==> v25: inputs <==
==> flow/design.v (excerpt) <==
module comparator_latch #
(
  parameter n_to_response_time = -1038,
  parameter p_to_response_time = -1020,
  parameter const_response_time = 1285,
  parameter n_to_tau = -1248,
  parameter p_to_tau = 1037,
  parameter const_tau = 1042,
  parameter n_to_response_time_lh = -1752,
  parameter p_to_response_time_lh = -1006,
  parameter const_response_time_lh = 1185,
  parameter n_to_tau_lh = 1131,
  parameter p_to_tau_lh = -1115,
  parameter const_tau_lh = 1529
)
(
  input clk,
  input reset,
  input sys_clk,
  input [15-1:0] n,
  input [15-1:0] p,
  output [35-1:0] out
);
make LEC_CHECK=0 ABC_AREA=1 CAP_MARGIN=20 CELL_PAD_IN_SITES_DETAIL_PLACEMENT=0 CORE_ASPECT_RATIO=0.61 CORE_MARGIN=2 CORE_UTILIZATION=72 CTS_CLUSTER_SIZE=84 GPL_TIMING_DRIVEN=1 MAX_ROUTING_LAYER=met4 MIN_ROUTING_LAYER=met1 PLACE_DENSITY_LB_ADDON=0.07 SETUP_SLACK_MARGIN=0.25 SLEW_MARGIN=20 finish   # period 18.1 ns
run.sh (not shown) runs the stock make flow with config.mk's settings and CLKGATE_MAP_FILE=.
==> v8: changes against v25 <==
==> flow/config.mk (replaced) <==
export PLATFORM = sky130hd
export DESIGN_NAME = comparator_latch
export DESIGN_NICKNAME = comparator_latch
export VERILOG_FILES = /design/flow/design.v
export SDC_FILE = /design/flow/constraint.sdc
export NUM_CORES = 4
export LEC_CHECK = 0
export ABC_AREA = 1
export CAP_MARGIN = 20
export CORE_MARGIN = 2
export CORE_UTILIZATION = 71
export CTS_CLUSTER_DIAMETER = 344
export CTS_CLUSTER_SIZE = 45
export MAX_ROUTING_LAYER = met4
export SLEW_MARGIN = 20
==> flow/constraint.sdc (replaced) <==
create_clock -name core_clock -period 17.3 [get_ports {clk}]
set_input_delay 3.4600 -clock core_clock [delete_from_list [all_inputs] [get_ports {clk}]]
set_output_delay 3.4600 -clock core_clock [all_outputs]
set_load 0.01 [all_outputs]
==> v10: changes against v25 <==
==> flow/config.mk (replaced) <==
export PLATFORM = sky130hd
export DESIGN_NAME = comparator_latch
export DESIGN_NICKNAME = comparator_latch
export VERILOG_FILES = /design/flow/design.v
export SDC_FILE = /design/flow/constraint.sdc
export NUM_CORES = 4
export LEC_CHECK = 0
export CAP_MARGIN = 20
export CORE_MARGIN = 2
export CORE_UTILIZATION = 40
export SLEW_MARGIN = 20
==> flow/constraint.sdc (replaced) <==
create_clock -name core_clock -period 19.5 [get_ports {clk}]
set_input_delay 3.9000 -clock core_clock [delete_from_list [all_inputs] [get_ports {clk}]]
set_output_delay 3.9000 -clock core_clock [all_outputs]
set_load 0.01 [all_outputs]
==> qor summary <==
Number of buffers inserted to repair setup after CTS: v8 67; v25 72; v10 59
Flip-flop and latch area: v8 500.5 um2; v25 -; v10 500.5 um2
Critical path launch point: v8 p[2]; v25 -; v10 n[3]
Chip area: v8 82,980 um2; v25 81,910 um2; v10 138,300 um2
Cell kind with the greatest summed area: v8 multi-input combinational cells; v25 -; v10 multi-input combinational cells
Critical path arrival: v8 19.84 ns; v25 -; v10 20.66 ns
HPWL reported at the end of detailed placement: v8 151,500 um; v25 184,500 um; v10 114,800 um
Post-route DRC: v8 0; v25 -; v10 0
Worst setup slack for register-to-register paths: v8 15.15 ns; v25 -; v10 17.50 ns
Count of final setup violators: v8 8; v25 -; v10 21
Core Density at Floorplan: v8 71.48%; v25 73.01%; v10 40.42%
Core Area: v8 80,160 um2; v25 78,480 um2; v10 134,000 um2
Length of routed met3 wiring: v8 26,380 um; v25 -; v10 3786 um
Resized Gates After CTS: v8 445; v25 519; v10 227
Sink of the worst hold path: v8 state_cycle_counter[14]$_SDFFE_PP0P_; v25 -; v10 fsm[0]$_DFF_P_
Reg2reg path depth: v8 9; v25 -; v10 8
Status: v8 finished with violations; v25 stopped before the end; v10 finished with violations
Last stage reached: v8 -; v25 global routing; v10 -
Reasons for failing layout checks: v8 negative setup slack; v25 -; v10 negative setup slack
Fillers: v8 3,330; v25 -; v10 12.38k
Via count: v8 55.88k; v25 -; v10 40.24k
Final wirelength: v8 215,300 um; v25 -; v10 125,000 um
Aoi/oai-family share of the synthesized area: v8 6.266%; v25 6.266%; v10 7.973%
Cell count after synthesis: v8 6,819; v25 6,819; v10 5,719
OpenROAD warning count: v8 85; v25 -; v10 82
Uppermost routed layer: v8 met4; v25 -; v10 met5

==> inputs of lagoon <==
comparator_latch again, from the RTL that the note above started with.
Design comparator_latch, start of the top module:
module comparator_latch #
(
  parameter n_to_response_time = -1038,
  parameter p_to_response_time = -1020,
  parameter const_response_time = 1285,
  parameter n_to_tau = -1248,
  parameter p_to_tau = 1037,
  parameter const_tau = 1042,
  parameter n_to_response_time_lh = -1752,
  parameter p_to_response_time_lh = -1006,
  parameter const_response_time_lh = 1185,
  parameter n_to_tau_lh = 1131,
  parameter p_to_tau_lh = -1115,
  parameter const_tau_lh = 1529
)
(
  input clk,
  input reset,
  input sys_clk,
  input [15-1:0] n,
  input [15-1:0] p,
  output [35-1:0] out
);
export LEC_CHECK = 0
export ABC_AREA = 1
export CAP_MARGIN = 20
export CORE_MARGIN = 2
export CORE_UTILIZATION = 71
export CTS_CLUSTER_DIAMETER = 219
export MAX_ROUTING_LAYER = met4
export PLACE_DENSITY_LB_ADDON = 0.05
export SLEW_MARGIN = 20
create_clock -name core_clock -period 18.9 [get_ports {clk}]
==> harbor (differences from lagoon) <==
- CTS_CLUSTER_DIAMETER: 219 -> 272
- CTS_CLUSTER_SIZE: unset -> 96
- MAX_ROUTING_LAYER: met4 -> unset
- PLACE_DENSITY: unset -> 0.86
- PLACE_DENSITY_LB_ADDON: 0.05 -> unset
==> flow/constraint.sdc (replaced) <==
create_clock -name core_clock -period 13.3 [get_ports {clk}]
set_input_delay 2.6600 -clock core_clock [delete_from_list [all_inputs] [get_ports {clk}]]
set_output_delay 2.6600 -clock core_clock [all_outputs]
set_load 0.01 [all_outputs]
==> results_tabular.tex <==
% Yosys + OpenROAD metrics
\begin{tabular}{lr}
\hline
Metric & Value \\
\hline
\multicolumn{2}{l}{\textbf{Outcome}} \\
Error message & [ERROR GRT-0116] Global routing finished with congestion. Check the congestion regions in the DRC Viewer. \\
Result of the run & did not finish \\
Stage where the run ended & global routing \\
\multicolumn{2}{l}{\textbf{Global routing}} \\
GRT Resource Usage Total & 74.5\% \\
Overflow left after global routing & 55 \\
Met2 routing resource usage after global routing & 91.6\% \\
\multicolumn{2}{l}{\textbf{Place}} \\
Routability congestion estimate & 0.976 \\
\hline
\end{tabular}
Source of the figures above: harbor

==> results_tabular.tex <==
% Yosys + OpenROAD metrics
\begin{tabular}{lr}
\hline
Metric & Value \\
\hline
\multicolumn{2}{l}{\textbf{STA}} \\
Worst setup slack after layout & -933 ps \\
Final setup violating endpoints & 8 \\
\multicolumn{2}{l}{\textbf{Place}} \\
Routability congestion estimate & 1.00 \\
\multicolumn{2}{l}{\textbf{Die}} \\
Die span in y & 288 um \\
\multicolumn{2}{l}{\textbf{Global routing}} \\
Overflow left after global routing & 0 \\
Met2 routing resource usage after global routing & 70.3\% \\
\multicolumn{2}{l}{\textbf{Yosys}} \\
Simple-gate share of the synthesized area & 10.0\% \\
Most area-hungry cell type in the Yosys netlist & sky130\_fd\_sc\_hd\_\_fa\_1 \\
\multicolumn{2}{l}{\textbf{Finish}} \\
Post-layout util & 91.5\% \\
\multicolumn{2}{l}{\textbf{Outcome}} \\
Violated checks & setup timing \\
Result of the run & failed layout checks \\
\multicolumn{2}{l}{\textbf{Worst setup path}} \\
Element type at the critical path start & input pin \\
\hline
\end{tabular}
Source of the figures above: lagoon


==> trial 89 <==
Starting RTL as in the previous note.
clock: 26.0 ns
lec_check: 0
abc_area: 1
cap_margin: 20
core_margin: 2
core_utilization: 40
cts_cluster_diameter: 100
cts_cluster_size: 99
hold_slack_margin: -0.1
place_density: 0.72
setup_slack_margin: -2.0
slew_margin: 20
tns_end_percent: 90
==> build 61 (differences from trial 89) <==
- ABC_AREA: 1 -> default
- CORE_UTILIZATION: 40 -> 70
- CTS_CLUSTER_DIAMETER: 100 -> default
- CTS_CLUSTER_SIZE: 99 -> default
- HOLD_SLACK_MARGIN: -0.1 -> default
- MAX_ROUTING_LAYER: default -> met4
- PLACE_DENSITY: 0.72 -> default
- SETUP_SLACK_MARGIN: -2.0 -> default
- TNS_END_PERCENT: 90 -> default
==> flow/constraint.sdc (replaced) <==
create_clock -name core_clock -period 19.5 [get_ports {clk}]
set_input_delay 3.9000 -clock core_clock [delete_from_list [all_inputs] [get_ports {clk}]]
set_output_delay 3.9000 -clock core_clock [all_outputs]
set_load 0.01 [all_outputs]
==> trial 45 (differences from trial 89) <==
- ABC_AREA: 1 -> default
- CORE_UTILIZATION: 40 -> 17
- CTS_CLUSTER_DIAMETER: 100 -> default
- CTS_CLUSTER_SIZE: 99 -> default
- HOLD_SLACK_MARGIN: -0.1 -> default
- PLACE_DENSITY: 0.72 -> default
- SETUP_SLACK_MARGIN: -2.0 -> default
- TNS_END_PERCENT: 90 -> default
==> flow/constraint.sdc (replaced) <==
create_clock -name core_clock -period 24.8 [get_ports {clk}]
set_input_delay 4.9600 -clock core_clock [delete_from_list [all_inputs] [get_ports {clk}]]
set_output_delay 4.9600 -clock core_clock [all_outputs]
set_load 0.01 [all_outputs]
==> build 94 (differences from trial 89) <==
- CTS_CLUSTER_DIAMETER: 100 -> 88
- PLACE_DENSITY: 0.72 -> default
- PLACE_DENSITY_LB_ADDON: default -> 0.07
- TNS_END_PERCENT: 90 -> 25
==> qor summary <==
Final setup viols: build 61 21; build 94 0; trial 45 0; trial 89 0
Unrepaired setup endpoints after global routing: build 61 yes; build 94 -; trial 45 no; trial 89 no
Number of cells on the worst reg-to-reg path: build 61 9; build 94 7; trial 45 7; trial 89 9
Fin area: build 61 65,700 um2; build 94 60,400 um2; trial 45 60,300 um2; trial 89 60,300 um2
First-pass GRT wire length: build 61 226,000 um; build 94 241,000 um; trial 45 195,000 um; trial 89 226,000 um
Number of non-clock inverters in the layout: build 61 1,842; build 94 2,141; trial 45 1,842; trial 89 2,141
Mux share: build 61 0.0578%; build 94 0%; trial 45 0.0578%; trial 89 0%
Cell variety after synth: build 61 84; build 94 59; trial 45 84; trial 89 59
Layout overhead on the synthesized area: build 61 21.4%; build 94 5.46%; trial 45 11.4%; trial 89 5.21%
Met3 WL: build 61 5410 um; build 94 3110 um; trial 45 1950 um; trial 89 7370 um
Status: build 61 failed layout checks; build 94 finished clean; trial 45 finished clean; trial 89 finished clean
Violated checks: build 61 setup timing; build 94 -; trial 45 -; trial 89 -
Met1 routing resource usage after global routing: build 61 45.4%; build 94 32.8%; trial 45 9.52%; trial 89 27.2%
Final worst clock skew: build 61 0.00288 ns; build 94 0.00459 ns; trial 45 0.00368 ns; trial 89 0.00148 ns

==> inputs of 11-20 <==
Starting RTL as in the previous note.
==> flow/config.mk <==
export PLATFORM = sky130hd
export DESIGN_NAME = comparator_latch
export DESIGN_NICKNAME = comparator_latch
export VERILOG_FILES = /design/flow/design.v
export SDC_FILE = /design/flow/constraint.sdc
export NUM_CORES = 4
export LEC_CHECK = 0
export ABC_AREA = 1
export CAP_MARGIN = 25
export CELL_PAD_IN_SITES_DETAIL_PLACEMENT = 1
export CORE_MARGIN = 5
export CORE_UTILIZATION = 40
export HOLD_SLACK_MARGIN = 0.09
export MIN_ROUTING_LAYER = met2
export PLACE_DENSITY_LB_ADDON = 0.05
export SLEW_MARGIN = 20
==> flow/constraint.sdc <==
create_clock -name core_clock -period 38.1 [get_ports {clk}]
set_input_delay 7.6200 -clock core_clock [delete_from_list [all_inputs] [get_ports {clk}]]
set_output_delay 7.6200 -clock core_clock [all_outputs]
set_load 0.01 [all_outputs]
==> inputs of 08-08, as changes to 11-20 <==
- ABC_AREA: 1 -> unset
- CAP_MARGIN: 25 -> 20
- CELL_PAD_IN_SITES_DETAIL_PLACEMENT: 1 -> unset
- CORE_MARGIN: 5 -> 2
- CORE_UTILIZATION: 40 -> 66
- CTS_CLUSTER_SIZE: unset -> 64
- HOLD_SLACK_MARGIN: 0.09 -> unset
- MIN_ROUTING_LAYER: met2 -> unset
- PLACE_DENSITY_LB_ADDON: 0.05 -> unset
- SETUP_SLACK_MARGIN: unset -> 3.72
==> flow/constraint.sdc (replaced) <==
create_clock -name core_clock -period 13.9 [get_ports {clk}]
set_input_delay 2.7800 -clock core_clock [delete_from_list [all_inputs] [get_ports {clk}]]
set_output_delay 2.7800 -clock core_clock [all_outputs]
set_load 0.01 [all_outputs]
==> inputs of 12-05, as changes to 11-20 <==
- CAP_MARGIN: 25 -> 40
- CORE_MARGIN: 5 -> 10
- CORE_UTILIZATION: 40 -> 31
- CTS_CLUSTER_DIAMETER: unset -> 23
- GPL_ROUTABILITY_DRIVEN: unset -> 0
- GPL_TIMING_DRIVEN: unset -> 0
- PLACE_DENSITY_LB_ADDON: 0.05 -> 0.21
==> summary of the runs <==
- 12-05 completed without violations. 08-08 reached the layout checks and failed them: negative setup slack. 11-20 passed the timing, DRC and antenna checks.
- Between 11-20 and 08-08, the lower non-clock buffer count is in 11-20 (gap 1097).
- Area after synthesis: 08-08 is smaller than 11-20 (about 5.5%).
- In sequential share of layout area, 12-05 and 11-20 hardly differ.

==> inputs of run A <==
comparator_latch again, from the RTL that the note above started with.
clock: 18.6 ns
lec_check: 0
abc_area: 1
cap_margin: 20
core_margin: 2
core_utilization: 72
cts_cluster_diameter: 211
max_routing_layer: met4
place_density_lb_addon: 0.01
setup_slack_margin: 1.48
slew_margin: 20
==> run E: changes against run A <==
==> flow/config.mk (replaced) <==
export PLATFORM = sky130hd
export DESIGN_NAME = comparator_latch
export DESIGN_NICKNAME = comparator_latch
export VERILOG_FILES = /design/flow/design.v
export SDC_FILE = /design/flow/constraint.sdc
export NUM_CORES = 4
export LEC_CHECK = 0
export CAP_MARGIN = 20
export CORE_MARGIN = 2
export CORE_UTILIZATION = 71
export CTS_CLUSTER_DIAMETER = 344
export MAX_ROUTING_LAYER = met4
export SLEW_MARGIN = 20
==> flow/constraint.sdc (replaced) <==
create_clock -name core_clock -period 17.7 [get_ports {clk}]
set_input_delay 3.5400 -clock core_clock [delete_from_list [all_inputs] [get_ports {clk}]]
set_output_delay 3.5400 -clock core_clock [all_outputs]
set_load 0.01 [all_outputs]
==> impl_metrics.json <==
{
  "status": "did not finish",
  "failing_step": "5_1_grt",
  "toolErrorMsg": "[ERROR GRT-0232] Routing congestion too high. Check the congestion heatmap in the GUI.",
  "top_cells_by_count": "inv_1, ha_1, fa_1, nand2_1, a21oi_1",
  "yosys.area_share.xor_xnor_pct": 4.08,
  "post_dp_cell_area_um2": 68000,
  "die_h_um": 286,
  "die_area_um2": 81800,
  "fp.dieW_um": 286,
  "std_cell_rows": 103,
  "dp.final_hpwl_um": 153000,
  "simple_gate_area_share_pct": 10.0,
  "yosysUniqueCellTypes": 59,
  "area_leaders": "fa_1, ha_1, inv_1",
  "synth_top_area_share_pct": 34.3,
  "fp_util_pct": 72.6,
  "ys_sh_aoi_pct": 6.27,
  "grt_overflow_total": 3,
  "synthCells": 6819,
  "dp_slack_ps": -1320,
  "use_met1_pct": 56.2
}
That was run A.
==> impl_metrics.json <==
{
  "violations": "negative setup slack",
  "dp.final_hpwl_um": 129000,
  "use_met1_pct": 51.3,
  "dp_slack_ps": -3700,
  "setup-violations-final": 21,
  "yosys.area_share.xor_xnor_pct": 5.28,
  "fp_util_pct": 71.5,
  "std_cell_rows": 101,
  "yosysUniqueCellTypes": 84,
  "layout_setup_ws_ps": -2700,
  "synthCells": 5719,
  "fp.dieW_um": 280,
  "status": "failed layout checks"
}
That was run E.
